### flow/run.sh
#!/bin/bash
# the make line also repeats each setting of config.mk as NAME=value (left out here)
make -C /OpenROAD-flow-scripts/flow DESIGN_CONFIG=/design/flow/config.mk WORK_HOME=/design/flow/orfs CLKGATE_MAP_FILE= finish
### flow/config.mk
export PLATFORM = sky130hd
export DESIGN_NAME = Basys3_Abacus_Top
export DESIGN_NICKNAME = Basys3_Abacus_Top
export VERILOG_FILES = /design/flow/design.v
export SDC_FILE = /design/flow/constraint.sdc
export NUM_CORES = 4
export LEC_CHECK = 0
export ABC_AREA = 1
export CAP_MARGIN = 20
export CORE_MARGIN = 2
export CORE_UTILIZATION = 72
export PLACE_DENSITY = 0.37
export SLEW_MARGIN = 20
export TNS_END_PERCENT = 40
### flow/constraint.sdc
create_clock -name core_clock -period 6.57 [get_ports {clk}]
set_input_delay 1.3140 -clock core_clock [delete_from_list [all_inputs] [get_ports {clk}]]
set_output_delay 1.3140 -clock core_clock [all_outputs]
set_load 0.01 [all_outputs]
### flow/design.v
`timescale 1ns / 1ps
module rise_detect(
    input clk,
    input rst,
    input d,
    output rise
);
reg d_q;
always @(posedge clk) begin
    if(rst)
        d_q <= 0;
    else
        d_q <= d;
end
assign rise = d & ~d_q;
endmodule
`timescale 1ns / 1ps
module divider
#(parameter COUNT = 32'd499)
(
	input clk,
    input rst,
    input en,
    output divided_clk
    );
reg [31:0] count;
reg div_temp;
always @(posedge clk) begin
    if(rst) begin
        count <= 0;
        div_temp <= 0;
    end else if(en) begin
        count <= count + 1;
	    if(count == COUNT)
	    begin
	       count <= 0;
	       div_temp <= ~div_temp;
	    end
    end
end 
assign divided_clk = div_temp;
endmodule
`timescale 1ns / 1ps
module eight_bit_counter
#(parameter COUNT = 5)
(
    input wire clk,
    input wire rst,
    input wire tick,
    input wire reset_count,
    output wire rollover,
    output wire [7:0] count_out
);
reg int_rollover;
reg [7:0] int_count;
always @(posedge clk) begin
    if(rst || reset_count) begin
        int_count <= 0;
        int_rollover <= 0;
    end else if(tick) begin
        if(int_count == COUNT) begin
            int_count <= 0;
            int_rollover <= 1;
        end else begin
            int_count <= int_count + 1;
            int_rollover <= 0;
        end
    end 
end
assign rollover = int_rollover;
assign count_out = int_count;
endmodule
`timescale 1ns / 1ps
module bin_to_decimal(
	input [15:0] B,
	output reg [19:0] bcdout
	);
	reg [35:0] z;
	integer i;
always @(*)
  begin
    for(i = 0; i <= 35; i = i+1)
	z[i] = 0;
    z[18:3] = B;  
    repeat(13)
	 begin
	if(z[19:16] > 4)	
		z[19:16] = z[19:16] + 3;
	if(z[23:20] > 4) 	
		z[23:20] = z[23:20] + 3;
	if(z[27:24] > 4) 	
		z[27:24] = z[27:24] + 3;
	if(z[31:28] > 4) 	
		z[31:28] = z[31:28] + 3;
	if(z[35:32] > 4) 	
		z[35:32] = z[35:32] + 3;
	z[35:1] = z[34:0];
    end      
    bcdout = z[35:16]; 
  end         
endmodule
`timescale 1ns / 1ps
module increment_selector(
input selector,
input in_0,
input in_1,
output signal
    );
reg signal_temp;
always @(*) begin
    if(selector) begin
        signal_temp <= in_0;
    end else begin
        signal_temp <= in_1;
    end
end
assign signal = signal_temp;
endmodule
`timescale 1ns / 1ps
module count_time(
input master_clock,
input rst,
input set_time,
input increment_hours,
input increment_minutes,
output [5:0] raw_value_mins,
output [5:0] raw_value_hrs,
output [7:0] hours_bcd,
output [7:0] minutes_bcd,
output [7:0] seconds_bcd
    );
wire minutes_increment;
wire hours_increment;
wire seconds_ticker;
wire minutes_ticker;
wire hours_ticker;
wire [7:0] seconds_raw_value;
wire [7:0] minutes_raw_value;
wire [7:0] hours_raw_value;
wire seconds_tick;
wire minutes_tick;
wire hours_tick;
assign raw_value_hrs = hours_raw_value[5:0];
assign raw_value_mins = minutes_raw_value[5:0];
divider u1(
.clk(master_clock),
.rst(rst),
.en(1'b1),
.divided_clk(seconds_ticker)
);
rise_detect u1_edge(
.clk(master_clock),
.rst(rst),
.d(seconds_ticker),
.rise(seconds_tick)
);
eight_bit_counter #(.COUNT(59)) u2 (
.clk(master_clock),
.rst(rst),
.tick(seconds_tick),
.reset_count(1'b0),
.rollover(minutes_ticker),
.count_out(seconds_raw_value[7:0])
);
increment_selector u3(
.selector(set_time),
.in_0(increment_minutes),
.in_1(minutes_ticker),
.signal(minutes_increment)
);
rise_detect u3_edge(
.clk(master_clock),
.rst(rst),
.d(minutes_increment),
.rise(minutes_tick)
);
eight_bit_counter #(.COUNT(59)) u4 (
.clk(master_clock),
.rst(rst),
.tick(minutes_tick),
.reset_count(1'b0),
.count_out(minutes_raw_value[7:0]),
.rollover(hours_ticker)
);
increment_selector u5(
.selector(set_time),
.in_0(increment_hours),
.in_1(hours_ticker),
.signal(hours_increment)
);
rise_detect u5_edge(
.clk(master_clock),
.rst(rst),
.d(hours_increment),
.rise(hours_tick)
);
eight_bit_counter #(.COUNT(23)) u6 (
.clk(master_clock),
.rst(rst),
.tick(hours_tick),
.reset_count(1'b0),
.rollover(),
.count_out(hours_raw_value)
);
bin_to_decimal u7(
.B(seconds_raw_value[7:0]),
.bcdout(seconds_bcd)
);
bin_to_decimal u8(
.B(minutes_raw_value[7:0]),
.bcdout(minutes_bcd)
);
bin_to_decimal u9(
.B(hours_raw_value[7:0]),
.bcdout(hours_bcd)
);
endmodule
`timescale 1ns / 1ps
module debounce_button(
input clk,
input rst,
input debounce_in,
output debounce_out
    );
wire q_temp1;
wire q_temp2;
wire q_temp3;
wire q_temp3_bar;
wire slow_clk;
wire slow_tick;
assign q_temp3_bar = ~q_temp3;
assign debounce_out = q_temp3_bar & q_temp2;
d_flipflop u1(
.clk(clk),
.rst(rst),
.en(slow_tick),
.D(debounce_in),
.Q(q_temp1)
);
d_flipflop u2(
.clk(clk),
.rst(rst),
.en(slow_tick),
.D(q_temp1),
.Q(q_temp2)
);
d_flipflop u3(
.clk(clk),
.rst(rst),
.en(slow_tick),
.D(q_temp2),
.Q(q_temp3)
);
divider #(.COUNT(32'd15)) u4(
.clk(clk),
.rst(rst),
.en(1'b1),
.divided_clk(slow_clk)
);
rise_detect u4_edge(
.clk(clk),
.rst(rst),
.d(slow_clk),
.rise(slow_tick)
);
endmodule
module d_flipflop(
input clk,
input rst,
input en,
input D,
output reg Q
);
always @(posedge clk)begin
    if(rst)
        Q <= 0;
    else if(en)
        Q <= D;
end
endmodule
`timescale 1ns / 1ps
module set_time(
input master_clk,
input rst,
input change_selection,
input increment_selection,
output reg set_minutes,
output reg set_hours
    );
reg previous_change_selection_state;
reg previous_increment_selection_state;
reg mode;
always @(posedge master_clk) begin
    if(rst) begin
        mode <= 0;
        previous_change_selection_state <= 0;
    end else if(change_selection && !previous_change_selection_state) begin
        mode <= ~mode;
        previous_change_selection_state <= 1;
    end else if (!change_selection && previous_change_selection_state) begin
        mode <= mode;
        previous_change_selection_state <= 0;
    end else begin
        mode <= mode;
        previous_change_selection_state <= previous_change_selection_state;
    end
end
always @(posedge master_clk) begin
    if(rst) begin
        set_minutes <= 0;
        set_hours <= 0;
        previous_increment_selection_state <= 0;
    end else if(increment_selection && (!previous_increment_selection_state)) begin
        if(mode) begin
             set_minutes <= 1;
             set_hours <= 0;         
        end else begin
             set_minutes <= 0;
             set_hours <= 1;   
        end
        previous_increment_selection_state <= 1;
    end else if(!increment_selection && previous_increment_selection_state) begin
        set_minutes <= 0;
        set_hours <= 0; 
        previous_increment_selection_state <= 0;
    end else begin
        set_minutes <= 0;
        set_hours <= 0; 
        previous_increment_selection_state <= previous_increment_selection_state;
    end    
end    
endmodule
`timescale 1ns / 1ps
module stopwatch(
input master_clock,
input rst,
input enable,
input trigger,
input reset,
output [7:0] seconds_bcd,
output [7:0] milliseconds_bcd
    );
reg master_clock_mux;
reg trigger_enable;
reg previous_state;
wire milliseconds_tick;
wire seconds_tick;
wire milliseconds_ticker;
wire seconds_ticker;
wire [7:0] milliseconds_raw_value;
wire [7:0] seconds_raw_value;
always @(posedge master_clock) begin
    if(rst) begin
        trigger_enable <= 0;
        previous_state <= 0;
    end else if(trigger && !previous_state) begin
        trigger_enable <= ~trigger_enable;
        previous_state <= 1;
    end else if (!trigger && previous_state) begin
        trigger_enable <= trigger_enable;
        previous_state <= 0;
    end else begin
        trigger_enable <= trigger_enable;
        previous_state <= previous_state;
    end
end
always @(*) begin
    if(enable && trigger_enable) begin
        master_clock_mux = 1'b1;
    end
    else begin
        master_clock_mux = 1'b0;
    end
end
divider #(.COUNT(32'd4)) u1(
.clk(master_clock),
.rst(rst),
.en(master_clock_mux),
.divided_clk(milliseconds_ticker)
);
rise_detect u1_edge(
.clk(master_clock),
.rst(rst),
.d(milliseconds_ticker),
.rise(milliseconds_tick)
);
eight_bit_counter #(.COUNT(99)) u2 (
.clk(master_clock),
.rst(rst),
.tick(milliseconds_tick),
.reset_count(reset),
.count_out(milliseconds_raw_value[7:0]),
.rollover(seconds_ticker)
);
rise_detect u2_edge(
.clk(master_clock),
.rst(rst),
.d(seconds_ticker),
.rise(seconds_tick)
);
eight_bit_counter #(.COUNT(99)) u3 (
.clk(master_clock),
.rst(rst),
.tick(seconds_tick),
.rollover(),
.reset_count(reset),
.count_out(seconds_raw_value[7:0])
);
bin_to_decimal u4(
.B(milliseconds_raw_value[7:0]),
.bcdout(milliseconds_bcd)
);
bin_to_decimal u5(
.B(seconds_raw_value[7:0]),
.bcdout(seconds_bcd)
);
endmodule
`timescale 1ns / 1ps
module alarm(
input [5:0] alarm_mins,
input [5:0] alarm_hours,
input [5:0] mins_value,
input [5:0] hours_value,
output reg [15:0] flash
    );
always @(*) begin
    if((mins_value == alarm_mins) && (hours_value == alarm_hours)) begin
        flash <= 16'b1111111111111111;
    end else begin
        flash <= 0;
    end
end    
endmodule
`timescale 1ns / 1ps
module converter(
input [1:0] converter_input,
output reg [3:0] converter_output
    );
always @(*) begin
    case(converter_input)
        2'b00 : converter_output <= 4'b0001;
        2'b01 : converter_output <= 4'b0010;
        2'b10 : converter_output <= 4'b0100;
        default : converter_output <= 4'b1000;
    endcase
end   
endmodule
`timescale 1ns / 1ps
module mux
(
input selector,
input [15:0] group0,
input [15:0] group1,
output [15:0] group_out
);
reg [15:0] group_temp;    
assign group_out[15:0] = group_temp[15:0];  
always @(*) begin
    if(selector == 0) begin
        group_temp[15:0] <= group0[15:0];
    end
    else begin
        group_temp[15:0] <= group1[15:0];
    end
end    
endmodule
`timescale 1ns / 1ps
module display_demux(
input [1:0] mode,
input [15:0] clock_module_bcd,
input [15:0] stop_watch_bcd,
input [15:0] set_alarm_bcd,
output reg [15:0] output_bcd
);
always @(*) begin
    case(mode)
        2'b00 : output_bcd <= clock_module_bcd;
        2'b01 : output_bcd <= stop_watch_bcd;
        2'b10 : output_bcd <= clock_module_bcd;
        default : output_bcd <= set_alarm_bcd;
    endcase
end
endmodule
`timescale 1ns / 1ps
module seg7decimal(
	 input [15:0] x,
    input clk,
    input rst,
    input clr,
    output reg [6:0] a_to_g,
    output reg [3:0] an,
    output wire dp 
	 );
wire [1:0] s;	 
reg [3:0] digit;
wire [3:0] aen;
reg [3:0] clkdiv;
assign dp = 1;
assign s = clkdiv[3:2];
assign aen = 4'b1111;  
always @(posedge clk) 
	if (rst) digit <= 4'd0; else
	case(s)
	0:digit <= x[3:0];  
	1:digit <= x[7:4];  
	2:digit <= x[11:8];  
	3:digit <= x[15:12];  
	default:digit <= x[3:0];
	endcase
	always @(*)
case(digit)
0:a_to_g = 7'b1000000; 
1:a_to_g = 7'b1111001; 
2:a_to_g = 7'b0100100; 
3:a_to_g = 7'b0110000; 
4:a_to_g = 7'b0011001; 
5:a_to_g = 7'b0010010; 
6:a_to_g = 7'b0000010; 
7:a_to_g = 7'b1111000; 
8:a_to_g = 7'b0000000; 
9:a_to_g = 7'b0010000; 
'hA:a_to_g = 7'b0111111;  
'hB:a_to_g = 7'b1111111;  
'hC:a_to_g = 7'b1110111;
default: a_to_g = 7'b0000000;  
endcase
always @(*)begin
an=4'b1111;
if(aen[s] == 1)
an[s] = 0;
end
always @(posedge clk) begin
if ( clr == 1 || rst == 1)
clkdiv <= 0;
else
clkdiv <= clkdiv+1;
end
endmodule
`timescale 1ns / 1ps
 module Basys3_Abacus_Top(
	 input clk,
	 input rst,
    input btnC,
    input btnR,
    input btnU,
    input [15:0] sw,
     output [6:0] seg,
     output dp,
     output [3:0] an,
     output [15:0] led
 );
wire[15:0] seven_seg_input;
wire[15:0] clock_module_mux_output;
wire[15:0] joiner;
wire [7:0] hours_bcd;
wire [7:0] minutes_bcd;
wire [7:0] seconds_bcd;
wire [7:0] stopwatch_ms_bcd;
wire [7:0] stopwatch_s_bcd;
wire clock_mode;
wire stop_watch_mode;
wire set_time_mode;
wire set_alarm_mode;
wire set_time_inc_mins;
wire set_time_inc_hours;
wire [5:0] raw_value_mins;
wire [5:0] raw_value_hrs;
wire btnC_debounced;
wire btnU_debounced;
wire btnR_debounced;
debounce_button u_btnc(
.clk(clk),
.rst(rst),
.debounce_in(btnC),
.debounce_out(btnC_debounced)
);
debounce_button u_btnu(
.clk(clk),
.rst(rst),
.debounce_in(btnU),
.debounce_out(btnU_debounced)
);
debounce_button u_btnR(
.clk(clk),
.rst(rst),
.debounce_in(btnR),
.debounce_out(btnR_debounced)
);
converter u_mode(
.converter_input({sw[1],sw[0]}),
.converter_output({set_alarm_mode, set_time_mode, stop_watch_mode, clock_mode})
);
alarm u_alarm(
.alarm_mins(sw[9:4]),
.alarm_hours(sw[15:10]),
.mins_value(raw_value_mins),
.hours_value(raw_value_hrs),
.flash(led)
);
count_time u1(
.master_clock(clk),
.rst(rst),
.set_time(set_time_mode),
.increment_hours(set_time_inc_hours),
.increment_minutes(set_time_inc_mins),
.raw_value_mins(raw_value_mins),
.raw_value_hrs(raw_value_hrs),
.hours_bcd(hours_bcd),
.minutes_bcd(minutes_bcd),
.seconds_bcd(seconds_bcd)
);
mux u2(
.selector(btnC),
.group0({hours_bcd[7:0], minutes_bcd[7:0]}),
.group1(seconds_bcd[7:0]),
.group_out(clock_module_mux_output[15:0])
);
stopwatch u3
(
.master_clock(clk),
.rst(rst),
.enable(stop_watch_mode),
.trigger(btnC_debounced),
.reset(btnR_debounced),
.seconds_bcd(stopwatch_s_bcd),
.milliseconds_bcd(stopwatch_ms_bcd)
);
set_time u_set_time(
.master_clk(clk),
.rst(rst),
.change_selection(btnR_debounced),
.increment_selection(btnU_debounced),
.set_minutes(set_time_inc_mins),
.set_hours(set_time_inc_hours)
    );
display_demux u_display_demux(
.mode({sw[1],sw[0]}),
.clock_module_bcd(clock_module_mux_output),
.stop_watch_bcd({stopwatch_s_bcd, stopwatch_ms_bcd}),
.set_alarm_bcd(16'd0),
.output_bcd(seven_seg_input)
);
seg7decimal u5 (
.x(seven_seg_input[15:0]),
.clk(clk),
.rst(rst),
.clr(1'b0),
.a_to_g(seg),
.an(an),
.dp(dp)
);
endmodule
==> flow_summary.json, run 1 <==
{
  "status": "timing/DRC/antenna clean",
  "powerDensity_nw_per_um2": 187.4,
  "ys_ff": 243,
  "nNetsFinal": 2404,
  "ant_nets": 0,
  "end_kind": "register",
  "io_buffers": 45,
  "topCellsByArea": "dfxtp_1 32%, nand2_1 12%, inv_1 9.0%, ha_1 6.6%, nand3_1 5.7%",
  "powerSeq_mw": 1.50,
  "largest_area_cell": "dfxtp_1",
  "yosys_warnings": 28,
  "wire_per_inst_um": 12.26,
  "ys_seq_share_pct": 31.66,
  "async_reset_ff_share_pct": 0,
  "avgSynthCellArea_um2": 6.791,
  "critPathKind": "register to register",
  "cap_violations": 0,
  "maxPowerGroup": "clock",
  "hold_violations": 0,
  "grt_start_max_net_pins": 36,
  "max-clock-path-buffers": 3,
  "hpwl_um": 23090,
  "place_area_um2": 15980,
  "fmax_ghz": 0.1932,
  "area_growth_pct": 9.982,
  "cts_hold_buffers": 0,
  "seq_power_share_pct": 47.2,
  "logic_family": "simple AND/OR/NAND/NOR gates",
  "ys_sh_aoi_pct": 9.021,
  "clk_latency_ns": 0.52,
  "fin_cells": 2596,
  "dp.cells": 2549,
  "worstHoldPathType": "register to register",
  "yosysTopAreaCellShare_pct": 31.66,
  "num_rows": 53,
  "cts_tree": "done",
  "diodes": 0,
  "cp.required_ns": 6.99,
  "place.gp.congestion": 0.8614,
  "ys_types": 58,
  "vias": 14040,
  "drtIter0Drc": 761,
  "path_depth": 31,
  "rsz0062_at_grt": "no",
  "critPathBufInv": 4,
  "cts_root_buffer": "clkbuf_16",
  "fillers": 1517,
  "period_minus_slack_ns": 5.175,
  "pin_count": 49,
  "worstMarginPinSlew_ns": 0.9748,
  "swShare_pct": 21.43,
  "syn-num-nets": 2365,
  "clock_skew_ns": 0.007213,
  "hold_end": "u_btnu.u4.count[0]",
  "core_area_um2": 20960,
  "synth-main-ff-cell": "dfxtp_1",
  "grt_pass1_wl_um": 54860,
  "edf_count": 0,
  "htree_levels": 1,
  "crit_path_end": "seg[3]",
  "powerComb_uw": 123,
  "routed_wl_um": 31820,
  "dieWidth_um": 150.1,
  "final_util_pct": 80.65,
  "setup_viol": 0,
  "fp-utilization_pct": 73.33,
  "worst-r2r-cell-count": 31,
  "p_int_mw": 2.488,
  "mappedNetlistArea_um2": 15370,
  "startpoint": "u3.u2.int_count[5]",
  "dieArea_um2": 22530,
  "numCtsBuffers": 26,
  "worst_setup_hold_path_clk_slew_ns": 0.06,
  "grt-ovfl-total": 0,
  "design_area_um2": 16900,
  "setup_tns_ns": 0,
  "arrival_ns": 5.60,
  "warnings": 78,
  "hold_depth": 1,
  "post-cts-setup-buffers": 0,
  "p_switching_uw": 678.6,
  "syn_inst": 2263,
  "via_per_inst": 5.408,
  "ys_top_cells_by_count": "491 x nand2_1, 367 x inv_1, 243 x dfxtp_1",
  "ys_sh_mux_pct": 0.1303,
  "r2r-end": "seg[3]",
  "cts.sinks": 243,
  "ys_chip_area_um2": 15370,
  "xor_share_pct": 4.112,
  "slew_viol_final": 0,
  "grt_usage_pct": 28.20,
  "drc": 0,
  "die_y_um": 150.1,
  "crit_path_max_fanout": 5,
  "p_comb_share_pct": 3.9,
  "min-delay-start": "u_btnu.u4.count[0]",
  "clkPwrFrac_pct": 48.9,
  "powerClk_mw": 1.55,
  "power_mw": 3.167,
  "leakage_nw": 7.690,
  "slew_headroom_pct": 34.17,
  "slowest_delay_ns": 0.37,
  "crit_family": "adder cells",
  "first_global_vias": 13196,
  "antenna_found_initial": 0,
  "cts_resized": 0,
  "start_kind": "register",
  "r2r-start": "u3.u2.int_count[5]",
  "ys_sh_simple_pct": 37.41,
  "r2r_slack_ns": 1.40,
  "fa_ha_area_share_pct": 6.595,
  "vdd_ir_drop_max_v": 0.0003223,
  "ys_cells": 2263,
  "min_period_over_period_pct": 78.76,
  "drtPass1Iterations": 5,
  "yosysMostFrequentCell": "nand2_1",
  "slowest_stage": "xnor2_1"
}
[per-stage QoR]
step | setup WS [ns] | hold slack (ns)
after global placement | 1.630 | 0.4165
after CTS | 1.433 | 0.4506
after floorplan | 2.046 | 0.4021
after global routing | 0.9477 | 0.4672
after detailed placement | 1.491 | 0.4319
final | 1.395 | 0.4458
[layout make-up]
type                       count  area (µm²)  area share (%)
clock buffer                  33       738.2           4.368
clock inverter                14       182.7           1.081
tap                          275       344.1           2.036
inverter                     394        1484           8.780
multi-input combinational   1588        8807           52.11
timing repair buffer          49       480.5           2.843
sequential                   243        4865           28.78
[layer usage]
| metal | up-vias | global-route usage [%] | wire length, µm |
|---|---|---|---|
| li1 | 7392 | - | - |
| met1 | 6358 | 33.82 | 14080 |
| met2 | 239 | 53.20 | 15990 |
| met3 | 51 | 3.242 | 1184 |
| met4 | 0 | 7.406 | 557 |
| met5 | - | 0 | 0 |
==> inputs of run 2 (changes only) <==
Settings changed: CTS_CLUSTER_DIAMETER set to 52, CTS_CLUSTER_SIZE set to 14, PLACE_DENSITY 0.37 to unset, PLACE_DENSITY_LB_ADDON set to 0.14, SETUP_SLACK_MARGIN set to 1.29, TNS_END_PERCENT 40 to unset.
Clock period 6.57 ns to 4.48 ns, I/O delays scaled along.
==> flow_summary.json, run 2 <==
{
  "yosysTopAreaCellShare_pct": 31.66,
  "area_growth_pct": 17.34,
  "warnings": 79,
  "pin_count": 49,
  "fa_ha_area_share_pct": 6.595,
  "syn_inst": 2263,
  "wl_met2_um": 19920,
  "status": "finished with violations",
  "grt_pass1_wl_um": 59240,
  "fin_cells": 2659,
  "edf_count": 0,
  "p_int_mw": 3.378,
  "ys_chip_area_um2": 15370,
  "powerClk_mw": 1.99,
  "drtPass1Iterations": 10,
  "grt_start_max_net_pins": 32,
  "r2r-end": "seg[5]",
  "ys_sh_aoi_pct": 9.021,
  "met1Wirelength_um": 15640,
  "clock_skew_ns": 0.02259,
  "powerComb_uw": 218,
  "cap_violations": 0,
  "clk_latency_ns": 0.54,
  "wl_met3_um": 2705,
  "start_kind": "register",
  "ys_ff": 243,
  "ys_types": 58,
  "nNetsFinal": 2475,
  "setup_tns_ns": -0.6893,
  "hold_depth": 1,
  "top_layer": "met4",
  "swShare_pct": 23.28,
  "maxPowerGroup": "sequential cells",
  "comb_area_um2": 9554,
  "ys_top_cells_by_count": "491 x nand2_1, 367 x inv_1, 243 x dfxtp_1",
  "core_area_um2": 20960,
  "hold_end": "u_btnR.u4.count[0]",
  "hold_violations": 0,
  "startpoint": "u3.u2.int_count[5]",
  "cts_tree": "done",
  "yosys_warnings": 28,
  "avgSynthCellArea_um2": 6.791,
  "numCtsBuffers": 24,
  "end_kind": "register",
  "cts_root_buffer": "clkbuf_16",
  "hpwl_um": 24450,
  "preCtsSetupSlack_ns": -0.002087,
  "num_rows": 53,
  "die_y_um": 150.1,
  "synth-main-ff-cell": "dfxtp_1",
  "worst-r2r-cell-count": 30,
  "slew_headroom_pct": 37.92,
  "p_switching_mw": 1.025,
  "wire_per_inst_um": 15.12,
  "grt-ovfl-total": 0,
  "routed_wl_um": 40200,
  "dieWidth_um": 150.1,
  "so_faults": "negative setup slack",
  "grt_usage_pct": 30.61,
  "drc": 0,
  "crit_path_end": "seg[5]",
  "dieArea_um2": 22530,
  "powerDensity_nw_per_um2": 244.2,
  "ys_sh_simple_pct": 37.41,
  "rsz0062_at_grt": "yes",
  "slowest_stage": "dfxtp_4",
  "critPathBufInv": 5,
  "setup_viol": 7,
  "period_minus_slack_ns": 4.632,
  "xor_share_pct": 4.112,
  "mappedNetlistArea_um2": 15370,
  "path_depth": 30,
  "place_area_um2": 16140,
  "design_area_um2": 18030,
  "largest_area_cell": "dfxtp_1",
  "async_reset_ff_share_pct": 0,
  "seq_power_share_pct": 49.8,
  "via_per_inst": 5.822,
  "cp.required_ns": 4.89,
  "ys_sh_mux_pct": 0.1303,
  "r2r_slack_ns": -0.15,
  "syn-num-nets": 2365,
  "worstMarginPinSlew_ns": 0.9290,
  "p_comb_share_pct": 5.0,
  "critPathKind": "register to register",
  "min-delay-start": "u_btnR.u4.count[0]",
  "ff_latch_area_um2": 4891,
  "ys_cells": 2263,
  "topCellsByArea": "dfxtp_1 32%, nand2_1 12%, inv_1 9.0%, ha_1 6.6%, nand3_1 5.7%",
  "vias": 15480,
  "arrival_ns": 5.04,
  "place.gp.congestion": 0.8717,
  "r2r-start": "u3.u2.int_count[5]",
  "vdd_ir_drop_max_v": 0.0003177,
  "clkPwrFrac_pct": 45.2,
  "min_period_over_period_pct": 103.4,
  "worstHoldPathType": "register to register",
  "fmax_ghz": 0.2159,
  "io_buffers": 45,
  "crit_family": "simple AND/OR/NAND/NOR gates",
  "layout_setup_ws_ns": -0.1517,
  "first_global_vias": 13928,
  "antenna_found_initial": 1,
  "max-clock-path-buffers": 3,
  "dp.cells": 2552,
  "logic_family": "simple AND/OR/NAND/NOR gates",
  "slew_viol_final": 0,
  "yosysMostFrequentCell": "nand2_1",
  "leakage_nw": 8.156,
  "fp-utilization_pct": 73.33,
  "cts.sinks": 243,
  "powerSeq_mw": 2.19,
  "fillers": 1217,
  "htree_levels": 1,
  "worst_setup_hold_path_clk_slew_ns": 0.07,
  "crit_path_max_fanout": 5,
  "drtIter0Drc": 1165,
  "slowest_delay_ns": 0.36,
  "ys_seq_share_pct": 31.66,
  "ant_nets": 0
}
-- run 2: what timing repair did --
action | 4_1_cts | 5_1_grt
setup buffers | 26 | 44
gates resized | 133 | 126
hold buffers | 0 | 0
setup endpoints to repair | 42 | 29
hold endpoints to repair | 0 | 0
pin swaps | 23 | 51
-- run 2: final cells by class --
cell class	count	area share, %
Clock inverter	9	0.7008
Timing Repair Buffer	122	5.482
Clock buffer	27	3.449
Tap cell	275	1.908
Inverter	394	8.340
Antenna cell	1	0.01388
Sequential cell	243	27.12
Multi-Input combinational cell	1588	52.98
-- run 2: metal layers --
| metal | global-route usage [%] | up-vias |
|---|---|---|
| li1 | - | 7497 |
| met1 | 35.88 | 7106 |
| met4 | 11.56 | 0 |
| met5 | 0 | - |
| met3 | 4.303 | 211 |
| met2 | 56.42 | 666 |
-- run 2: through the flow --
step                utilization (%)  hold WS, ns  power (mW)
finish                        86.05       0.4249       4.403
global route                  86.04       0.4465       4.512
CTS                           82.04       0.4403       4.387
detailed placement            77.03       0.4270       2.428
global placement              77.03       0.4169       2.420
floorplan                         -       0.4021       2.357
==> inputs of run 3 (changes only) <==
Settings changed: ABC_AREA 1 to unset, CORE_UTILIZATION 72 to 40, CTS_CLUSTER_DIAMETER 52 to unset, CTS_CLUSTER_SIZE 14 to unset, PLACE_DENSITY_LB_ADDON 0.14 to unset, SETUP_SLACK_MARGIN 1.29 to unset.
Clock period 4.48 ns to 10.9 ns, I/O delays scaled along.
==> flow_summary.json, run 3 <==
{
  "fmax_ghz": 0.1479,
  "avgSynthCellArea_um2": 7.899,
  "ys_sh_mux_pct": 2.900,
  "dieWidth_um": 204.6,
  "start_kind": "primary input",
  "cts_root_buffer": "clkbuf_16",
  "core_area_um2": 39730,
  "largest_area_cell": "dfxtp_1",
  "slowest_delay_ns": 0.57,
  "routed_wl_um": 37290,
  "crit_family": "buffers and inverters",
  "xor_share_pct": 12.22,
  "yosysMostFrequentCell": "nor2_1",
  "clkPwrFrac_pct": 51.0,
  "vdd_ir_drop_max_v": 0.0001268,
  "ys_sh_simple_pct": 27.67,
  "leakage_nw": 6.498,
  "cap_violations": 0,
  "yosysTopAreaCellShare_pct": 30.23,
  "critPathBufInv": 3,
  "grt-ovfl-total": 0,
  "async_reset_ff_share_pct": 0,
  "hold_depth": 1,
  "post-cts-setup-buffers": 0,
  "status": "timing/DRC/antenna clean",
  "htree_levels": 1,
  "warnings": 76,
  "drtPass1Iterations": 6,
  "arrival_ns": 4.58,
  "mappedNetlistArea_um2": 16090,
  "cp.required_ns": 8.72,
  "cts_tree": "done",
  "worst-r2r-cell-count": 30,
  "worstHoldPathType": "register to register",
  "cts_hold_buffers": 0,
  "clk_latency_ns": 0.57,
  "place_area_um2": 16740,
  "hold_violations": 0,
  "drtIter0Drc": 1290,
  "synth-main-ff-cell": "dfxtp_1",
  "path_cells": "clkdlybuf4s50_1 > xnor2_1 > nand4_1 > nor3_1 > buf_2 > clkdlybuf4s50_1",
  "crit_path_end": "led[2]",
  "p_int_mw": 1.520,
  "grt_pass1_wl_um": 62490,
  "crit_path_max_fanout": 11,
  "grt_usage_pct": 17.59,
  "dieArea_um2": 41850,
  "antenna_found_initial": 0,
  "max-clock-path-buffers": 3,
  "hold_end": "u5.clkdiv[0]",
  "fillers": 3980,
  "cpMostUsedCell": "clkdlybuf4s50_1",
  "seq_power_share_pct": 45.9,
  "edf_count": 0,
  "path_depth": 6,
  "maxPowerGroup": "clock",
  "startpoint": "sw[7]",
  "setup_viol": 0,
  "worst_setup_hold_path_clk_slew_ns": 0.06,
  "worstMarginPinSlew_ns": 0.9578,
  "fp-utilization_pct": 40.50,
  "place.gp.congestion": 0.8680,
  "period_minus_slack_ns": 6.760,
  "critPathKind": "primary input to output pin",
  "numCtsBuffers": 29,
  "p_switching_uw": 439.9,
  "first_global_vias": 12878,
  "topCellsByArea": "dfxtp_1 30%, nor2_1 7.4%, ha_1 6.3%, xor2_1 6.1%, xnor2_1 5.4%",
  "p_comb_share_pct": 3.0,
  "r2r-end": "seg[4]",
  "powerSeq_uw": 900,
  "powerDensity_nw_per_um2": 110.5,
  "io_buffers": 45,
  "slowest_stage": "clkdlybuf4s50_1",
  "end_kind": "output pin",
  "design_area_um2": 17740,
  "ys_top_cells_by_count": "318 x nor2_1, 243 x dfxtp_1, 134 x nand2_1",
  "syn-num-nets": 2139,
  "ys_sh_aoi_pct": 15.77,
  "vias": 14132,
  "area_growth_pct": 10.23,
  "r2r-start": "u3.u2.int_count[5]",
  "min-delay-start": "u5.clkdiv[0]",
  "pin_count": 49,
  "ant_nets": 0,
  "wire_per_inst_um": 14.58,
  "syn_inst": 2037,
  "die_y_um": 204.6,
  "rsz0062_at_grt": "no",
  "drc": 0,
  "min_period_over_period_pct": 62.02,
  "num_rows": 73,
  "powerComb_uw": 59.5,
  "swShare_pct": 22.44,
  "r2r_slack_ns": 4.52,
  "ys_seq_share_pct": 30.23,
  "grt_start_max_net_pins": 60,
  "cts.sinks": 243,
  "setup_tns_ns": 0,
  "ys_cells": 2037,
  "ys_chip_area_um2": 16090,
  "logic_family": "simple AND/OR/NAND/NOR gates",
  "hpwl_um": 26780,
  "powerClk_mw": 1.00,
  "via_per_inst": 5.527,
  "slew_headroom_pct": 35.69,
  "slew_viol_final": 0,
  "nNetsFinal": 2111,
  "fa_ha_area_share_pct": 6.299,
  "ys_ff": 243,
  "clock_skew_ns": 0.01985,
  "yosys_warnings": 28,
  "ys_types": 101,
  "cts_resized": 0
}
[run 3: area by class of cell]
type                       count  area [µm²]  area share, %
antenna                        1       2.502        0.01411
multi-input combinational   1606       10450          58.92
tap                          525       656.9          3.703
sequential                   243        4865          27.43
clock inverter                16       209.0          1.178
inverter                      79       296.5          1.672
timing repair buffer          50       480.5          2.709
clock buffer                  37       775.7          4.374
[run 3: routing by layer]
metal  routed length, µm  part of all wire, %  GRT usage, %  vias up
met5                   0                    0             0        -
li1                    -                    -             -     7187
met3                1864                  5.0         2.593       44
met1               18560                   50         25.13     6623
met2               16270                   44         27.98      278
met4                 592                  1.6         3.727        0
[run 3: stage by stage]
step	power, mW	hold WS (ns)	utilization [%]	cells	setup slack (ns)
after global routing	2.031	0.4832	44.64	2556	3.922
final	1.960	0.4368	44.64	2557	4.140
after detailed placement	0.9804	0.4265	42.13	2503	4.101
after floorplan	0.9570	0.4021	-	2037	4.986
after CTS	1.991	0.4411	44.61	2556	4.070
after global placement	0.9790	0.4141	42.12	2502	3.732
==> inputs of run 4 (changes only) <==
Settings changed: ABC_AREA set to 1, CORE_UTILIZATION 40 to 71, CTS_CLUSTER_DIAMETER set to 30, CTS_CLUSTER_SIZE set to 14, PLACE_DENSITY_LB_ADDON set to 0.14.
Clock period 10.9 ns to 3.76 ns, I/O delays scaled along.
==> flow_summary.json, run 4 <==
{
  "status": "finished with violations",
  "so_faults": "negative setup slack",
  "ys_ff": 243,
  "hold_depth": 1,
  "xor_share_pct": 4.112,
  "core_area_um2": 21150,
  "ys_chip_area_um2": 15370,
  "r2r-end": "seg[1]",
  "critPathKind": "register to register",
  "grt_usage_pct": 37.48,
  "syn-num-nets": 2365,
  "start_kind": "register",
  "drtPass1Iterations": 12,
  "io_buffers": 45,
  "slowest_stage": "dfxtp_4",
  "path_depth": 29,
  "p_switching_mw": 1.782,
  "vdd_ir_drop_max_v": 0.0005021,
  "slew_viol_final": 0,
  "layout_setup_ws_ns": -0.8812,
  "worstHoldPathType": "register to register",
  "grt_pass1_wl_um": 70840,
  "fmax_ghz": 0.2155,
  "die_y_um": 151.1,
  "end_kind": "register",
  "fa_ha_area_share_pct": 6.595,
  "yosysTopAreaCellShare_pct": 31.66,
  "arrival_ns": 5.07,
  "preCtsSetupSlack_ns": -0.5394,
  "fp-utilization_pct": 72.64,
  "worst_setup_hold_path_clk_slew_ns": 0.05,
  "hpwl_um": 25900,
  "syn_inst": 2263,
  "nNetsFinal": 2579,
  "antenna_found_initial": 0,
  "vias": 16619,
  "cp.required_ns": 4.19,
  "slew_headroom_pct": 37.32,
  "fillers": 893,
  "seq_power_share_pct": 35.5,
  "rsz0062_at_grt": "yes",
  "p_int_mw": 5.600,
  "period_minus_slack_ns": 4.641,
  "wire_per_inst_um": 16.61,
  "clkPwrFrac_pct": 60.7,
  "routed_wl_um": 46330,
  "hold_end": "u5.clkdiv[0]",
  "drc": 0,
  "grt_start_max_net_pins": 31,
  "critPathBufInv": 3,
  "async_reset_ff_share_pct": 0,
  "max-clock-path-buffers": 3,
  "cts_tree": "done",
  "place_area_um2": 17150,
  "hold_violations": 0,
  "via_per_inst": 5.959,
  "maxPowerGroup": "clock",
  "powerComb_uw": 285,
  "leakage_nw": 8.785,
  "p_comb_share_pct": 3.9,
  "clock_skew_ns": 0.02974,
  "dieWidth_um": 151.1,
  "edf_count": 0,
  "startpoint": "u3.u2.int_count[5]",
  "ys_top_cells_by_count": "491 x nand2_1, 367 x inv_1, 243 x dfxtp_1",
  "worstMarginPinSlew_ns": 0.9281,
  "worst-r2r-cell-count": 29,
  "largest_area_cell": "dfxtp_1",
  "ys_sh_mux_pct": 0.1303,
  "num_rows": 53,
  "logic_family": "simple AND/OR/NAND/NOR gates",
  "grt-ovfl-total": 0,
  "r2r-start": "u3.u2.int_count[5]",
  "topCellsByArea": "dfxtp_1 32%, nand2_1 12%, inv_1 9.0%, ha_1 6.6%, nand3_1 5.7%",
  "ys_cells": 2263,
  "crit_family": "adder cells",
  "crit_path_max_fanout": 4,
  "warnings": 79,
  "r2r_slack_ns": -0.88,
  "design_area_um2": 19300,
  "ys_sh_simple_pct": 37.41,
  "setup_viol": 7,
  "diodes": 0,
  "powerClk_mw": 4.48,
  "cap_violations": 0,
  "cts_root_buffer": "clkbuf_16",
  "hold_slack_ns": 0.4390,
  "ys_sh_aoi_pct": 9.021,
  "ant_nets": 0,
  "avgSynthCellArea_um2": 6.791,
  "place.gp.congestion": 0.8923,
  "slowest_delay_ns": 0.36,
  "min-delay-start": "u5.clkdiv[0]",
  "crit_path_end": "seg[1]",
  "numCtsBuffers": 46,
  "drtIter0Drc": 1617,
  "first_global_vias": 15967,
  "ys_types": 58,
  "powerSeq_mw": 2.62,
  "yosys_warnings": 28,
  "dieArea_um2": 22840,
  "yosysMostFrequentCell": "nand2_1",
  "ys_seq_share_pct": 31.66,
  "power_mw": 7.382,
  "clk_latency_ns": 0.57,
  "cts_hold_buffers": 0,
  "powerDensity_nw_per_um2": 382.6,
  "cts.sinks": 243,
  "swShare_pct": 24.14,
  "cpMostUsedCell": "ha_4",
  "mappedNetlistArea_um2": 15370,
  "synth-main-ff-cell": "dfxtp_1",
  "htree_levels": 2,
  "area_growth_pct": 25.57,
  "min_period_over_period_pct": 123.4,
  "pin_count": 49
}
run 4: final cells by class:
cell class                 count  area, µm²  area share [%]
clock inverter                32      459.2           2.380
clock buffer                  53       1229           6.368
timing repair buffer         204       1652           8.559
inverter                     394       1496           7.755
sequential                   243       4870           25.24
tap                          275      344.1           1.783
multi-input combinational   1588       9246           47.92
run 4: layer usage:
layer / up-vias / track usage (%) / part of all wire [%]
li1: 7753 / - / -
met1: 7625 / 40.02 / 36
met2: 898 / 69.09 / 49
met3: 343 / 7.048 / 7.5
met4: 0 / 21.12 / 7.2
met5: - / 0 / 0
run 4: through the flow:
stage | cells | setup TNS, ns | utilization (%)
final | 2789 | -5.969 | 91.22
after CTS | 2785 | -3.098 | 89.94
after floorplan | 2263 | -2.002 | -
after global placement | 2686 | -2.437 | 81.06
after global routing | 2789 | -10.92 | 91.22
after detailed placement | 2686 | -3.595 | 81.06
run 4: timing repair:
action | in CTS | in global routing
endpoints found under the setup margin | 7 | 8
buffers inserted | 14 | 4
resized | 19 | 56
pin swaps | 9 | 35
==> inputs of run 5 (changes only) <==
Settings changed: ABC_AREA 1 to unset, CORE_UTILIZATION 71 to 40, CTS_CLUSTER_DIAMETER 30 to unset, CTS_CLUSTER_SIZE 14 to unset, PLACE_DENSITY_LB_ADDON 0.14 to unset, SETUP_SLACK_MARGIN set to 1.96.
Clock period 3.76 ns to 6.61 ns, I/O delays scaled along.
==> flow_summary.json, run 5 <==
{
  "worstMarginPinSlew_ns": 0.9540,
  "fa_ha_area_share_pct": 6.299,
  "drc": 0,
  "worst-r2r-cell-count": 30,
  "yosysMostFrequentCell": "nor2_1",
  "drtPass1Iterations": 5,
  "numCtsBuffers": 28,
  "ys_types": 101,
  "area_growth_pct": 15.46,
  "clk_latency_ns": 0.58,
  "leakage_nw": 6.757,
  "mappedNetlistArea_um2": 16090,
  "fmax_ghz": 0.1836,
  "cts_tree": "done",
  "powerComb_uw": 111,
  "hpwl_um": 26820,
  "ant_nets": 0,
  "setup_viol": 0,
  "xor_share_pct": 12.22,
  "ys_sh_simple_pct": 27.67,
  "p_comb_share_pct": 3.3,
  "power_mw": 3.385,
  "vdd_ir_drop_max_v": 0.0001598,
  "powerDensity_nw_per_um2": 182.2,
  "cap_violations": 0,
  "cts_hold_buffers": 0,
  "async_reset_ff_share_pct": 0,
  "die_y_um": 204.6,
  "clkPwrFrac_pct": 52.9,
  "slew_viol_final": 0,
  "arrival_ns": 5.87,
  "powerClk_mw": 1.79,
  "ys_seq_share_pct": 30.23,
  "setup_tns_ns": 0,
  "slowest_stage": "or4_4",
  "core_area_um2": 39730,
  "critPathKind": "register to register",
  "r2r_slack_ns": 1.16,
  "ys_cells": 2037,
  "maxPowerGroup": "clock",
  "worstHoldPathType": "register to register",
  "dieWidth_um": 204.6,
  "edf_count": 0,
  "period_minus_slack_ns": 5.446,
  "largest_area_cell": "dfxtp_1",
  "via_per_inst": 5.526,
  "logic_family": "simple AND/OR/NAND/NOR gates",
  "ys_sh_aoi_pct": 15.77,
  "start_kind": "register",
  "status": "timing/DRC/antenna clean",
  "grt_usage_pct": 17.94,
  "powerSeq_mw": 1.48,
  "warnings": 79,
  "path_depth": 30,
  "cts_root_buffer": "clkbuf_16",
  "topCellsByArea": "dfxtp_1 30%, nor2_1 7.4%, ha_1 6.3%, xor2_1 6.1%, xnor2_1 5.4%",
  "diodes": 0,
  "antenna_found_initial": 0,
  "r2r-end": "seg[0]",
  "routed_wl_um": 38120,
  "cpMostUsedCell": "ha_4",
  "ys_chip_area_um2": 16090,
  "startpoint": "u3.u2.int_count[6]",
  "cp.required_ns": 7.04,
  "avgSynthCellArea_um2": 7.899,
  "hold_end": "u5.clkdiv[0]",
  "hold_depth": 1,
  "io_buffers": 45,
  "swShare_pct": 21.19,
  "rsz0062_at_grt": "yes",
  "crit_path_end": "seg[0]",
  "grt_start_max_net_pins": 33,
  "r2r-start": "u3.u2.int_count[6]",
  "slowest_delay_ns": 0.51,
  "ys_sh_mux_pct": 2.900,
  "min_period_over_period_pct": 82.39,
  "pin_count": 49,
  "num_rows": 73,
  "max-clock-path-buffers": 3,
  "dieArea_um2": 41850,
  "seq_power_share_pct": 43.8,
  "first_global_vias": 13220,
  "grt_pass1_wl_um": 64180,
  "yosys_warnings": 28,
  "ys_ff": 243,
  "fp-utilization_pct": 40.50,
  "cts.sinks": 243,
  "p_int_mw": 2.667,
  "vias": 14308,
  "clock_skew_ns": 0.03927,
  "critPathBufInv": 4,
  "hold_violations": 0,
  "crit_family": "AND-OR/OR-AND gates",
  "synth-main-ff-cell": "dfxtp_1",
  "htree_levels": 1,
  "min-delay-start": "u5.clkdiv[0]",
  "crit_path_max_fanout": 4,
  "syn-num-nets": 2139,
  "place.gp.congestion": 0.8396,
  "wire_per_inst_um": 14.72,
  "grt-ovfl-total": 0,
  "p_switching_uw": 717.3,
  "slew_headroom_pct": 36.27,
  "end_kind": "register",
  "ys_top_cells_by_count": "318 x nor2_1, 243 x dfxtp_1, 134 x nand2_1",
  "syn_inst": 2037,
  "yosysTopAreaCellShare_pct": 30.23,
  "worst_setup_hold_path_clk_slew_ns": 0.06,
  "nNetsFinal": 2145,
  "drtIter0Drc": 904
}
==> run 5: layout make-up <==
type,instances,area [µm²]
Clock inverter,14,270.3
Multi-Input combinational cell,1607,10890
Timing Repair Buffer,84,742.0
Sequential cell,243,4881
Fill cell,3843,21150
Clock buffer,37,824.5
Tap cell,525,656.9
Inverter,79,309.0
==> run 5: routing by layer <==
layer	up-vias	routed length [µm]	global-route usage, %	part of all wire (%)
met5	-	0	0	0
li1	7235	-	-	-
met4	0	1106	5.564	2.9
met3	61	1803	2.625	4.7
met2	315	16840	28.47	44
met1	6697	18370	25.01	48
==> run 5: stage by stage <==
stage	instance area (µm²)	cells	hold slack, ns	setup WS [ns]	utilization [%]
after floorplan	16190	2037	0.4021	1.242	-
after global placement	16860	2506	0.4196	0.7974	42.43
after detailed placement	16860	2506	0.4263	0.6768	42.43
after CTS	18320	2580	0.4398	1.225	46.11
after global routing	18580	2589	0.4621	0.9474	46.76
final	18580	2589	0.4443	1.164	46.76
==> run 5: what timing repair did <==
action,CTS,global route
setup endpoints to repair,7,23
pin swaps,22,20
gates cloned,1,0
resized,39,36
setup buffers,22,9
==> inputs of run 6 (changes only) <==
Settings changed: ABC_AREA set to 1, CAP_MARGIN 20 to 15, CORE_ASPECT_RATIO set to 0.92, CORE_UTILIZATION 40 to 72, CTS_CLUSTER_DIAMETER set to 63, CTS_CLUSTER_SIZE set to 72, HOLD_SLACK_MARGIN set to -0.08, MAX_ROUTING_LAYER set to met5, MIN_ROUTING_LAYER set to met1, PLACE_DENSITY set to 0.4, SETUP_SLACK_MARGIN 1.96 to 0.44.
Clock period 6.61 ns to 3.79 ns, I/O delays scaled along.
==> flow_summary.json, run 6 <==
{
  "status": "finished with violations",
  "so_faults": "negative setup slack",
  "comb_area_um2": 9184,
  "num_rows": 51,
  "mappedNetlistArea_um2": 15370,
  "clk_latency_ns": 0.52,
  "cpMostUsedCell": "ha_2",
  "rsz0062_at_grt": "yes",
  "drc": 0,
  "nNetsFinal": 2544,
  "crit_family": "adder cells",
  "min_period_over_period_pct": 114.5,
  "htree_levels": 1,
  "avgSynthCellArea_um2": 6.791,
  "min-delay-start": "u_btnR.u4.count[0]",
  "ys_types": 58,
  "grt-ovfl-total": 0,
  "antenna_found_initial": 0,
  "ys_seq_share_pct": 31.66,
  "diodes": 0,
  "die_y_um": 144.1,
  "period_minus_slack_ns": 4.339,
  "async_reset_ff_share_pct": 0,
  "vias": 14888,
  "wire_per_inst_um": 13.04,
  "drtIter0Drc": 843,
  "layout_setup_ws_ns": -0.5491,
  "worst-r2r-cell-count": 31,
  "worst_setup_hold_path_clk_slew_ns": 0.08,
  "yosys_warnings": 28,
  "topCellsByArea": "dfxtp_1 32%, nand2_1 12%, inv_1 9.0%, ha_1 6.6%, nand3_1 5.7%",
  "hold_end": "u_btnR.u4.count[0]",
  "hold_violations": 0,
  "logic_family": "simple AND/OR/NAND/NOR gates",
  "critPathKind": "register to register",
  "arrival_ns": 4.74,
  "powerClk_mw": 1.90,
  "place.gp.congestion": 0.8758,
  "ys_cells": 2263,
  "io_buffers": 45,
  "powerDensity_nw_per_um2": 262.3,
  "pin_count": 49,
  "grt_pass1_wl_um": 58280,
  "swShare_pct": 23.96,
  "r2r_slack_ns": -0.55,
  "area_growth_pct": 17.44,
  "hold_depth": 1,
  "p_switching_mw": 1.134,
  "grt_start_max_net_pins": 31,
  "cap_violations": 0,
  "crit_path_end": "seg[0]",
  "crit_path_max_fanout": 4,
  "worstMarginPinSlew_ns": 1.143,
  "cp.required_ns": 4.19,
  "clkPwrFrac_pct": 40.2,
  "syn-num-nets": 2365,
  "end_kind": "register",
  "syn_inst": 2263,
  "ys_chip_area_um2": 15370,
  "ys_sh_mux_pct": 0.1303,
  "drtPass1Iterations": 5,
  "cts.sinks": 243,
  "setup_viol": 7,
  "yosysTopAreaCellShare_pct": 31.66,
  "ys_top_cells_by_count": "491 x nand2_1, 367 x inv_1, 243 x dfxtp_1",
  "ys_ff": 243,
  "edf_count": 0,
  "first_global_vias": 13886,
  "ys_sh_simple_pct": 37.41,
  "fillers": 1302,
  "slew_viol_final": 0,
  "startpoint": "u3.u2.int_count[5]",
  "routed_wl_um": 35450,
  "worstHoldPathType": "register to register",
  "leakage_nw": 8.379,
  "r2r-start": "u3.u2.int_count[5]",
  "final_util_pct": 85.70,
  "via_per_inst": 5.478,
  "ant_nets": 0,
  "power_mw": 4.733,
  "clock_skew_ns": 0.01476,
  "critPathBufInv": 5,
  "powerSeq_mw": 2.59,
  "dieArea_um2": 22530,
  "ys_sh_aoi_pct": 9.021,
  "slew_headroom_pct": 22.80,
  "fmax_ghz": 0.2305,
  "numCtsBuffers": 18,
  "cts_tree": "done",
  "powerComb_uw": 242,
  "p_int_mw": 3.600,
  "largest_area_cell": "dfxtp_1",
  "core_area_um2": 21060,
  "xor_share_pct": 4.112,
  "yosysMostFrequentCell": "nand2_1",
  "warnings": 81,
  "fa_ha_area_share_pct": 6.595,
  "maxPowerGroup": "sequential cells",
  "p_comb_share_pct": 5.1,
  "r2r-end": "seg[0]",
  "start_kind": "register",
  "slowest_stage": "dfxtp_4",
  "slowest_delay_ns": 0.36,
  "vdd_ir_drop_max_v": 0.0004424,
  "hpwl_um": 25150,
  "seq_power_share_pct": 54.7,
  "dieWidth_um": 156.3,
  "max-clock-path-buffers": 3,
  "cts_root_buffer": "clkbuf_16",
  "fp-utilization_pct": 72.98,
  "path_depth": 31,
  "synth-main-ff-cell": "dfxtp_1",
  "grt_usage_pct": 29.89,
  "ff_latch_area_um2": 4872
}
## run 6: layout make-up
| type | count | share of cell area [%] |
|---|---|---|
| clock inverter | 11 | 0.5824 |
| inverter | 394 | 8.278 |
| clock buffer | 20 | 2.593 |
| multi-input combinational | 1588 | 50.89 |
| tap | 265 | 1.837 |
| timing repair buffer | 197 | 8.826 |
| sequential | 243 | 27.00 |
## run 6: layer usage
layer | GRT usage, % | vias to the layer above | routed length (µm)
met3 | 3.656 | 77 | 1426
met2 | 55.78 | 341 | 17640
li1 | - | 7640 | -
met1 | 36.09 | 6830 | 15520
met4 | 8.691 | 0 | 871
met5 | 0 | - | 0
## run 6: metrics by stage
step / cell area (µm²) / setup TNS, ns / hold WS, ns / worst slack [ns] / instances
2_1_floorplan: 15510 / -1.792 / 0.4021 / -0.2569 / 2263
3_3_place_gp: 17030 / -2.106 / 0.4153 / -0.3213 / 2663
3_5_place_dp: 17030 / -2.485 / 0.4336 / -0.3762 / 2663
4_1_cts: 17740 / -2.397 / 0.4485 / -0.3544 / 2706
5_1_grt: 18050 / -5.862 / 0.4691 / -0.8718 / 2718
6_report: 18050 / -3.610 / 0.4435 / -0.5491 / 2718
## run 6: what timing repair did
action                     CTS  global route
pin swaps                   12            38
gates resized               24            60
setup endpoints to repair   23            18
hold buffers                 0             0
buffers inserted            12            12
==> inputs of run 7 (changes only) <==
Settings changed: ABC_AREA 1 to 0, CAP_MARGIN 15 to 35, CORE_ASPECT_RATIO 0.92 to 1.09, CORE_MARGIN 2 to 5, CORE_UTILIZATION 72 to 40, CTS_CLUSTER_DIAMETER 63 to unset, CTS_CLUSTER_SIZE 72 to 19, HOLD_SLACK_MARGIN -0.08 to unset, MAX_ROUTING_LAYER met5 to unset, MIN_ROUTING_LAYER met1 to met2, PLACE_DENSITY 0.4 to unset, PLACE_DENSITY_LB_ADDON set to 0.07, SETUP_SLACK_MARGIN 0.44 to unset, SLEW_MARGIN 20 to 30.
Clock period 3.79 ns to 10.0 ns, I/O delays scaled along.
==> flow_summary.json, run 7 <==
{
  "status": "timing/DRC/antenna clean",
  "cts.sinks": 243,
  "critPathBufInv": 4,
  "end_kind": "register",
  "cpMostUsedCell": "ha_1",
  "num_rows": 76,
  "ys_types": 101,
  "r2r-start": "u3.u2.int_count[6]",
  "via_per_inst": 7.682,
  "critPathKind": "register to register",
  "hold_end": "u5.clkdiv[0]",
  "swShare_pct": 22.63,
  "worst-r2r-cell-count": 28,
  "period_minus_slack_ns": 6.537,
  "topCellsByArea": "dfxtp_1 30%, nor2_1 7.4%, ha_1 6.3%, xor2_1 6.1%, xnor2_1 5.4%",
  "maxPowerGroup": "clock",
  "htree_levels": 1,
  "ys_sh_mux_pct": 2.900,
  "drc": 0,
  "leakage_nw": 6.519,
  "logic_family": "simple AND/OR/NAND/NOR gates",
  "nNetsFinal": 2116,
  "drtIter0Drc": 3027,
  "path_depth": 28,
  "power_mw": 2.093,
  "ys_cells": 2037,
  "powerDensity_nw_per_um2": 118.1,
  "ys_chip_area_um2": 16090,
  "grt-ovfl-total": 0,
  "post-cts-setup-buffers": 0,
  "setup_tns_ns": 0,
  "slew_headroom_pct": 41.40,
  "cts_tree": "done",
  "ys_ff": 243,
  "setup_viol": 0,
  "syn-num-nets": 2139,
  "xor_share_pct": 12.22,
  "cts_hold_buffers": 0,
  "r2r-end": "seg[1]",
  "edf_count": 0,
  "start_kind": "register",
  "pin_count": 49,
  "yosysMostFrequentCell": "nor2_1",
  "io_buffers": 45,
  "grt_start_max_net_pins": 60,
  "crit_path_max_fanout": 8,
  "dieArea_um2": 44340,
  "clock_skew_ns": 0.03691,
  "p_comb_share_pct": 3.1,
  "first_global_vias": 20454,
  "numCtsBuffers": 29,
  "slew_viol_final": 0,
  "startpoint": "u3.u2.int_count[6]",
  "dp.cells": 2489,
  "ys_top_cells_by_count": "318 x nor2_1, 243 x dfxtp_1, 134 x nand2_1",
  "arrival_ns": 7.00,
  "p_int_mw": 1.619,
  "cts_resized": 0,
  "cts_root_buffer": "clkbuf_16",
  "syn_inst": 2037,
  "drtPass1Iterations": 8,
  "grt_usage_pct": 25.60,
  "powerClk_mw": 1.05,
  "crit_path_end": "seg[1]",
  "synth-main-ff-cell": "dfxtp_1",
  "slowest_delay_ns": 0.58,
  "ys_seq_share_pct": 30.23,
  "vdd_ir_drop_max_v": 0.0001246,
  "clk_latency_ns": 0.57,
  "worstMarginPinSlew_ns": 0.8667,
  "slowest_stage": "xnor2_1",
  "place.gp.congestion": 0.8558,
  "die_y_um": 219.4,
  "vias": 19551,
  "fp-utilization_pct": 40.58,
  "ys_sh_aoi_pct": 15.77,
  "hpwl_um": 27220,
  "ys_sh_simple_pct": 27.67,
  "async_reset_ff_share_pct": 0,
  "rsz0062_at_grt": "no",
  "fin_cells": 2545,
  "yosysTopAreaCellShare_pct": 30.23,
  "fa_ha_area_share_pct": 6.299,
  "clkPwrFrac_pct": 50.0,
  "r2r_slack_ns": 3.46,
  "warnings": 76,
  "mappedNetlistArea_um2": 16090,
  "max-clock-path-buffers": 3,
  "fmax_ghz": 0.1530,
  "crit_family": "simple AND/OR/NAND/NOR gates",
  "p_switching_uw": 473.6,
  "hold_violations": 0,
  "worst_setup_hold_path_clk_slew_ns": 0.06,
  "seq_power_share_pct": 46.9,
  "core_area_um2": 39650,
  "min-delay-start": "u5.clkdiv[0]",
  "cap_violations": 0,
  "powerComb_uw": 65.1,
  "area_growth_pct": 10.16,
  "antenna_found_initial": 0,
  "ant_nets": 0,
  "min_period_over_period_pct": 65.37,
  "hold_depth": 1,
  "routed_wl_um": 39380,
  "yosys_warnings": 28,
  "powerSeq_uw": 982,
  "largest_area_cell": "dfxtp_1",
  "grt_pass1_wl_um": 65100,
  "cp.required_ns": 10.46,
  "wire_per_inst_um": 15.47,
  "avgSynthCellArea_um2": 7.899,
  "worstHoldPathType": "register to register",
  "dieWidth_um": 202.1
}
-- run 7: stage by stage --
step | setup slack, ns | cell area [µm²] | hold WS, ns | utilization (%)
6_report | 3.463 | 17720 | 0.4314 | 44.70
5_1_grt | 2.936 | 17720 | 0.4766 | 44.69
4_1_cts | 3.526 | 17720 | 0.4339 | 44.68
3_5_place_dp | 3.575 | 16760 | 0.4195 | 42.26
3_3_place_gp | 3.607 | 16740 | 0.4186 | 42.22
2_1_floorplan | 4.314 | 16090 | 0.4021 | -
-- run 7: routing by layer --
metal | wire length, µm | track usage (%) | vias to the layer above
met5 | 110 | 2.790 | -
met2 | 21850 | 32.49 | 4952
li1 | - | - | 7120
met1 | 0 | - | 7122
met4 | 2094 | 3.418 | 4
met3 | 15320 | 34.02 | 353
-- run 7: area by class of cell --
cell class,count,area (µm²)
clock inverter,13,108.9
clock buffer,41,850.8
inverter,79,296.5
antenna,1,2.502
fill,4016,21930
tap,507,634.4
multi-input combinational,1606,10450
sequential,243,4865
timing repair buffer,55,515.5
==> inputs of run 8 (changes only) <==
Settings changed: ABC_AREA 0 to 1, CAP_MARGIN 35 to 20, CORE_ASPECT_RATIO 1.09 to unset, CORE_MARGIN 5 to 2, CORE_UTILIZATION 40 to 66, CTS_CLUSTER_SIZE 19 to 99, MIN_ROUTING_LAYER met2 to unset, PLACE_DENSITY_LB_ADDON 0.07 to unset, SLEW_MARGIN 30 to 20.
Clock period 10.0 ns to 6.82 ns, I/O delays scaled along.
==> flow_summary.json, run 8 <==
{
  "yosys_warnings": 28,
  "fp-utilization_pct": 67.46,
  "htree_levels": 1,
  "ys_sh_aoi_pct": 9.021,
  "slew_viol_final": 0,
  "dieWidth_um": 156.6,
  "path_cells": "clkdlybuf4s50_1 > xor2_1 > nor4_1 > nand3_1 > nor2_1 > clkdlybuf4s50_1",
  "worstMarginPinSlew_ns": 1.028,
  "slowest_delay_ns": 0.69,
  "numCtsBuffers": 27,
  "cts_resized": 0,
  "arrival_ns": 3.96,
  "leakage_nw": 7.714,
  "fin_cells": 2634,
  "period_minus_slack_ns": 5.326,
  "cp.required_ns": 5.46,
  "slew_headroom_pct": 30.55,
  "yosysTopAreaCellShare_pct": 31.66,
  "ys_top_cells_by_count": "491 x nand2_1, 367 x inv_1, 243 x dfxtp_1",
  "vias": 13929,
  "min_period_over_period_pct": 78.10,
  "grt_pass1_wl_um": 53550,
  "fillers": 1811,
  "hold_end": "u_btnc.u4.count[0]",
  "synth-main-ff-cell": "dfxtp_1",
  "place.gp.congestion": 0.8922,
  "max-clock-path-buffers": 3,
  "startpoint": "sw[11]",
  "setup_tns_ns": 0,
  "worst_setup_hold_path_clk_slew_ns": 0.06,
  "powerSeq_mw": 1.44,
  "cpMostUsedCell": "clkdlybuf4s50_1",
  "syn-num-nets": 2365,
  "critPathKind": "primary input to output pin",
  "place_area_um2": 16010,
  "ys_types": 58,
  "hpwl_um": 22930,
  "dp.cells": 2585,
  "worst-r2r-cell-count": 32,
  "hold_violations": 0,
  "powerComb_uw": 119,
  "drtIter0Drc": 643,
  "ys_cells": 2263,
  "post-cts-setup-buffers": 0,
  "setup_viol": 0,
  "min-delay-start": "u_btnc.u4.count[0]",
  "clkPwrFrac_pct": 50.3,
  "fmax_ghz": 0.1878,
  "final_util_pct": 74.58,
  "grt_usage_pct": 25.19,
  "mappedNetlistArea_um2": 15370,
  "rsz0062_at_grt": "no",
  "drc": 0,
  "pin_count": 49,
  "grt_start_max_net_pins": 36,
  "die_y_um": 156.6,
  "worstHoldPathType": "register to register",
  "first_global_vias": 12877,
  "ys_chip_area_um2": 15370,
  "drtPass1Iterations": 5,
  "design_area_um2": 16990,
  "largest_area_cell": "dfxtp_1",
  "crit_family": "simple AND/OR/NAND/NOR gates",
  "ys_ff": 243,
  "powerClk_mw": 1.58,
  "logic_family": "simple AND/OR/NAND/NOR gates",
  "async_reset_ff_share_pct": 0,
  "clk_latency_ns": 0.55,
  "power_mw": 3.138,
  "wire_per_inst_um": 11.81,
  "fa_ha_area_share_pct": 6.595,
  "critPathBufInv": 2,
  "swShare_pct": 21.87,
  "yosysMostFrequentCell": "nand2_1",
  "powerDensity_nw_per_um2": 184.7,
  "hold_depth": 1,
  "p_comb_share_pct": 3.8,
  "r2r-start": "u3.u2.int_count[5]",
  "dieArea_um2": 24520,
  "cts_hold_buffers": 0,
  "status": "timing/DRC/antenna clean",
  "maxPowerGroup": "clock",
  "io_buffers": 45,
  "routed_wl_um": 31110,
  "warnings": 78,
  "start_kind": "primary input",
  "core_area_um2": 22780,
  "ys_seq_share_pct": 31.66,
  "vdd_ir_drop_max_v": 0.0002239,
  "xor_share_pct": 4.112,
  "cap_violations": 0,
  "diodes": 0,
  "path_depth": 6,
  "grt-ovfl-total": 0,
  "ys_sh_simple_pct": 37.41,
  "p_int_mw": 2.452,
  "crit_path_end": "led[2]",
  "slowest_stage": "clkdlybuf4s50_1",
  "clock_skew_ns": 0.01994,
  "syn_inst": 2263,
  "r2r-end": "seg[3]",
  "ys_sh_mux_pct": 0.1303,
  "avgSynthCellArea_um2": 6.791,
  "num_rows": 55,
  "p_switching_uw": 686.4,
  "end_kind": "output pin",
  "antenna_found_initial": 0,
  "ant_nets": 0,
  "crit_path_max_fanout": 16,
  "cts_tree": "done",
  "cts_root_buffer": "clkbuf_16",
  "edf_count": 0,
  "topCellsByArea": "dfxtp_1 32%, nand2_1 12%, inv_1 9.0%, ha_1 6.6%, nand3_1 5.7%",
  "via_per_inst": 5.288,
  "cts.sinks": 243,
  "area_growth_pct": 10.55,
  "r2r_slack_ns": 1.61,
  "seq_power_share_pct": 45.9,
  "nNetsFinal": 2403
}
[run 8: stage by stage]
| stage | setup slack, ns | hold WS (ns) |
|---|---|---|
| finish | 1.494 | 0.4505 |
| global route | 1.221 | 0.4827 |
| CTS | 1.422 | 0.4517 |
| detailed placement | 1.430 | 0.4364 |
| global placement | 1.542 | 0.4190 |
| floorplan | 2.296 | 0.4021 |
[run 8: cell type report]
type | instances | area, µm² | area share (%)
Multi-Input combinational cell | 1588 | 8810 | 51.86
Clock inverter | 16 | 230.2 | 1.355
Tap cell | 313 | 391.6 | 2.305
Sequential cell | 243 | 4865 | 28.63
Timing Repair Buffer | 47 | 460.4 | 2.710
Inverter | 394 | 1484 | 8.735
Clock buffer | 33 | 748.2 | 4.404
[run 8: layer usage]
metal  routed length (µm)  global-route usage (%)  up-vias
met5                    0                       0        -
met4                  553                   5.941        0
met3                 1109                   2.659       44
met2                14860                   46.00      230
met1                14590                   31.86     6279
li1                     -                       -     7376
Power figures rest on the tool's default switching activity, not on a simulated workload.
